==> flow/design.v (excerpt) <==
module Cordic(clk,rst,phase_step,xin,yin,xout,yout);
parameter IN_WIDTH	= 16; 
parameter EXTRA_BITS	= 6; 
localparam WI			= IN_WIDTH;
localparam WXY			= IN_WIDTH+EXTRA_BITS; 
localparam STG			= WXY; 
input clk;
input rst; 
input signed  [31:0]    phase_step; 
input signed  [WI-1:0]  xin,yin;
output signed [WXY-1:0] xout,yout;
wire signed [31:0] atan_table [0:31];
                 assign atan_table[00] = 32'b0010_0000_0000_0000_0000_0000_0000_0000;
						assign atan_table[01] = 32'b0001_0010_1110_0100_0000_0101_0001_1110;
						assign atan_table[02] = 32'b0000_1001_1111_1011_0011_1000_0101_1011;
						assign atan_table[03] = 32'b0000_0101_0001_0001_0001_0001_1101_0100;
						assign atan_table[04] = 32'b0000_0010_1000_1011_0000_1101_0100_0011;
						assign atan_table[05] = 32'b0000_0001_0100_0101_1101_0111_1110_0001;
						assign atan_table[06] = 32'b0000_0000_1010_0010_1111_0110_0001_1110;
						assign atan_table[07] = 32'b0000_0000_0101_0001_0111_1100_0101_0101;
						assign atan_table[08] = 32'b0000_0000_0010_1000_1011_1110_0101_0011;
						assign atan_table[09] = 32'b0000_0000_0001_0100_0101_1111_0010_1111;
						assign atan_table[10] = 32'b0000_0000_0000_1010_0010_1111_1001_1000;
						assign atan_table[11] = 32'b0000_0000_0000_0101_0001_0111_1100_1100;
  ...
For scale: about 13000 cells after synthesis, roughly 1600 flip-flops, about 110000 um2 of cells after synthesis.
Settings: LEC_CHECK=0, CAP_MARGIN=10, CORE_MARGIN=2, CORE_UTILIZATION=72, SETUP_SLACK_MARGIN=-0.33, SLEW_MARGIN=20; clock period 3.26 ns.
run.sh (not shown) runs the stock make flow with config.mk's settings and CLKGATE_MAP_FILE=.
The first run ran to the end with violations: setup timing.
Rerun with:
Settings changed: SETUP_SLACK_MARGIN -0.33 to 0.44.
Clock period 3.26 ns to 3.56 ns, I/O delays scaled along.
Now the flow never finished: it broke off in global routing (5_1_grt); die area does not change; area after synthesis is unchanged; synthesized cell count does not change.

---

== amber ==
The RTL this note starts from:
==> flow/design.v <==
`timescale 1ns / 100ps
module Cordic(clk,rst,phase_step,xin,yin,xout,yout);
parameter IN_WIDTH	= 16; 
parameter EXTRA_BITS	= 6; 
localparam WI			= IN_WIDTH;
localparam WXY			= IN_WIDTH+EXTRA_BITS; 
localparam STG			= WXY; 
input clk;
input rst; 
input signed  [31:0]    phase_step; 
input signed  [WI-1:0]  xin,yin;
output signed [WXY-1:0] xout,yout;
wire signed [31:0] atan_table [0:31];
                 assign atan_table[00] = 32'b0010_0000_0000_0000_0000_0000_0000_0000;
						assign atan_table[01] = 32'b0001_0010_1110_0100_0000_0101_0001_1110;
						assign atan_table[02] = 32'b0000_1001_1111_1011_0011_1000_0101_1011;
						assign atan_table[03] = 32'b0000_0101_0001_0001_0001_0001_1101_0100;
						assign atan_table[04] = 32'b0000_0010_1000_1011_0000_1101_0100_0011;
						assign atan_table[05] = 32'b0000_0001_0100_0101_1101_0111_1110_0001;
						assign atan_table[06] = 32'b0000_0000_1010_0010_1111_0110_0001_1110;
						assign atan_table[07] = 32'b0000_0000_0101_0001_0111_1100_0101_0101;
						assign atan_table[08] = 32'b0000_0000_0010_1000_1011_1110_0101_0011;
						assign atan_table[09] = 32'b0000_0000_0001_0100_0101_1111_0010_1111;
						assign atan_table[10] = 32'b0000_0000_0000_1010_0010_1111_1001_1000;
						assign atan_table[11] = 32'b0000_0000_0000_0101_0001_0111_1100_1100;
						assign atan_table[12] = 32'b0000_0000_0000_0010_1000_1011_1110_0110;
						assign atan_table[13] = 32'b0000_0000_0000_0001_0100_0101_1111_0011;
						assign atan_table[14] = 32'b0000_0000_0000_0000_1010_0010_1111_1010;
						assign atan_table[15] = 32'b0000_0000_0000_0000_0101_0001_0111_1101;
						assign atan_table[16] = 32'b0000_0000_0000_0000_0010_1000_1011_1110;
						assign atan_table[17] = 32'b0000_0000_0000_0000_0001_0100_0101_1111;
						assign atan_table[18] = 32'b0000_0000_0000_0000_0000_1010_0011_0000;
						assign atan_table[19] = 32'b0000_0000_0000_0000_0000_0101_0001_1000;
						assign atan_table[20] = 32'b0000_0000_0000_0000_0000_0010_1000_1100;
						assign atan_table[21] = 32'b0000_0000_0000_0000_0000_0001_0100_0110;
						assign atan_table[22] = 32'b0000_0000_0000_0000_0000_0000_1010_0011;
						assign atan_table[23] = 32'b0000_0000_0000_0000_0000_0000_0101_0001;
						assign atan_table[24] = 32'b0000_0000_0000_0000_0000_0000_0010_1001;
						assign atan_table[25] = 32'b0000_0000_0000_0000_0000_0000_0001_0100;
						assign atan_table[26] = 32'b0000_0000_0000_0000_0000_0000_0000_1010;
						assign atan_table[27] = 32'b0000_0000_0000_0000_0000_0000_0000_0101;
						assign atan_table[28] = 32'b0000_0000_0000_0000_0000_0000_0000_0011;
						assign atan_table[29] = 32'b0000_0000_0000_0000_0000_0000_0000_0010;
						assign atan_table[30] = 32'b0000_0000_0000_0000_0000_0000_0000_0001;
						assign atan_table[31] = 32'b0000_0000_0000_0000_0000_0000_0000_0000;
reg signed [WXY-1:0] X [0:STG-1];
reg signed [WXY-1:0] Y [0:STG-1];
reg signed [31:0]    Z [0:STG-1]; 
reg [31:0] phase_acc;
wire [1:0]  quadrant = phase_acc [31:30]; 
wire signed [WI-1:0] nxin,nyin;
assign nxin = -xin;
assign nyin = -yin;
always @(posedge clk)
	begin
		case(quadrant)
			2'b00,2'b11: 
				begin  
					X[0] <= {xin[WI-1],xin}<<{EXTRA_BITS-1};
					Y[0] <= {yin[WI-1],yin}<<{EXTRA_BITS-1};
					Z[0] <= phase_acc ;
				end
			2'b01:
				begin
					X[0] <= {nyin[WI-1],nyin}<<{EXTRA_BITS-1};
					Y[0] <= {xin[WI-1],xin}<<{EXTRA_BITS-1};
					Z[0] <= {2'b00,phase_acc[29:0]}; 
				end
			2'b10:
				begin
					X[0] <= {yin[WI-1],yin}<<{EXTRA_BITS-1};
					Y[0] <= {nxin[WI-1],nxin}<<{EXTRA_BITS-1};
					Z[0] <= {2'b11,phase_acc[29:0]};
				end
			default:;
		endcase
		if(rst) phase_acc<=32'd0; else phase_acc<=phase_acc+phase_step;
	end
genvar i;
generate
	for(i=0;i<(STG-1);i=i+1)
	begin:ITERATION
	wire z_sign;
	wire signed [WXY-1:0] x_shr,y_shr;
	assign x_shr=X[i]>>>i;
	assign y_shr=Y[i]>>>i;
	assign z_sign=Z[i][31];
	always @ (posedge clk)
			begin
				X[i+1] <= z_sign?(X[i]+y_shr):(X[i]-y_shr);
				Y[i+1] <= z_sign?(Y[i]-x_shr):(Y[i]+x_shr);
				Z[i+1] <= z_sign?(Z[i]+atan_table[i]):(Z[i]-atan_table[i]);
				end
	end
endgenerate
assign xout	=	X[STG-1];
assign yout	=	Y[STG-1];
endmodule
export LEC_CHECK = 0
export CAP_MARGIN = 5
export CELL_PAD_IN_SITES_DETAIL_PLACEMENT = 2
export CORE_MARGIN = 2
export CORE_UTILIZATION = 40
export CTS_CLUSTER_DIAMETER = 51
export CTS_CLUSTER_SIZE = 18
export HOLD_SLACK_MARGIN = 0.28
export MIN_ROUTING_LAYER = met1
export SETUP_SLACK_MARGIN = -0.23
export SLEW_MARGIN = 15
export TNS_END_PERCENT = 55
create_clock -name core_clock -period 7.64 [get_ports {clk}]
amber never completed; the flow aborted with a tool error in 5_1_grt.
#### Input delta (raven over amber)
- SETUP_SLACK_MARGIN now 0.4, was -0.23
- HOLD_SLACK_MARGIN no longer set, was 0.28
- TNS_END_PERCENT no longer set, was 55
- CORE_UTILIZATION now 70, was 40
- MIN_ROUTING_LAYER no longer set, was met1
- CTS_CLUSTER_DIAMETER no longer set, was 51
- CTS_CLUSTER_SIZE no longer set, was 18
- CELL_PAD_IN_SITES_DETAIL_PLACEMENT no longer set, was 2
- SLEW_MARGIN now 20, was 15
- the clock period (ns, I/O delays scaled along) now 3.55, was 7.64
--- outcome ---
- raven did not finish; the tool stopped in 5_1_grt with error ODB-0269.
- Summary of the comparison: number of resized instances in the post-cts repair step is higher in raven, relative to amber.
- Placeable core region for raven: about 43% down relative to amber
- The total setup buffers inserted after CTS of raven exceeds that of amber by 188.
### raven -> indigo
- CORE_UTILIZATION now 68, was 70
- SETUP_SLACK_MARGIN no longer set, was 0.4
- CAP_MARGIN now 20, was 5
### Flow results
- The area share of xor/xnor cells in the synthesized design was comparable across indigo and raven.
- Per the comparison of indigo with raven, width of the die increased about 1.4%; number of rows created at floorplan went up.
- For count of hold-fix buffers inserted at cts, raven and indigo come out practically identical.
- The TritonCTS buffer count in indigo was higher than what raven gave.
- [diff] die size, indigo relative to raven: regression
- NOTE count of placed standard cells including taps raven->indigo increased slightly
- Global placement routability congestion was lower in indigo than in raven.
- Sort indigo and raven by HPWL after detailed placement asc -> top: raven
- Complete run, failing final checks: indigo, reason setup timing.
## Diff of input files: lagoon against indigo
- a change of CORE_UTILIZATION from 68 to 70
- a change of the clock period (ns, I/O delays scaled along) from 3.55 to 3.21
==> results <==
STATUS run=indigo STAGES=ALL_DONE FINAL_CHECKS=FAILED CAUSE=setup timing. lagoon: it failed during 5_1_grt, and the tool reported GRT-0116. Re count of hold buffers inserted by post-cts repair: no difference whatsoever between indigo and lagoon. indigo has a lower global placement routability congestion than lagoon. indigo -> lagoon: sequential share of the synthesized area delta 0, exact match. In lagoon, the floorplan die area came out about 2.8% below the value in indigo. HPWL after detailed placement: lagoon vs indigo up about 7%. lagoon vs. indigo: die extent in x -1.4%; cell area reported after detailed placement +9000 um^2; total number of H-tree levels ~0 delta; number of buffers created by CTS -1.
Input changes introduced in zinc (baseline for comparison: lagoon):
- a change of CORE_UTILIZATION from 70 to 72
- an added CTS_CLUSTER_SIZE of 98
- a change of the clock period (ns, I/O delays scaled along) from 3.21 to 4.8
Findings:
No stage failed in zinc, and the final checks on the layout all came back clean.
Looking at effective utilization at floorplan across lagoon and zinc, the one that comes out higher is zinc.
NOTE die size lagoon->zinc decreased by a few percent
Post-synthesis async set-or-reset flop share came out exactly the same in lagoon and zinc.
Number of gates resized after CTS in zinc vs lagoon: down 1,043
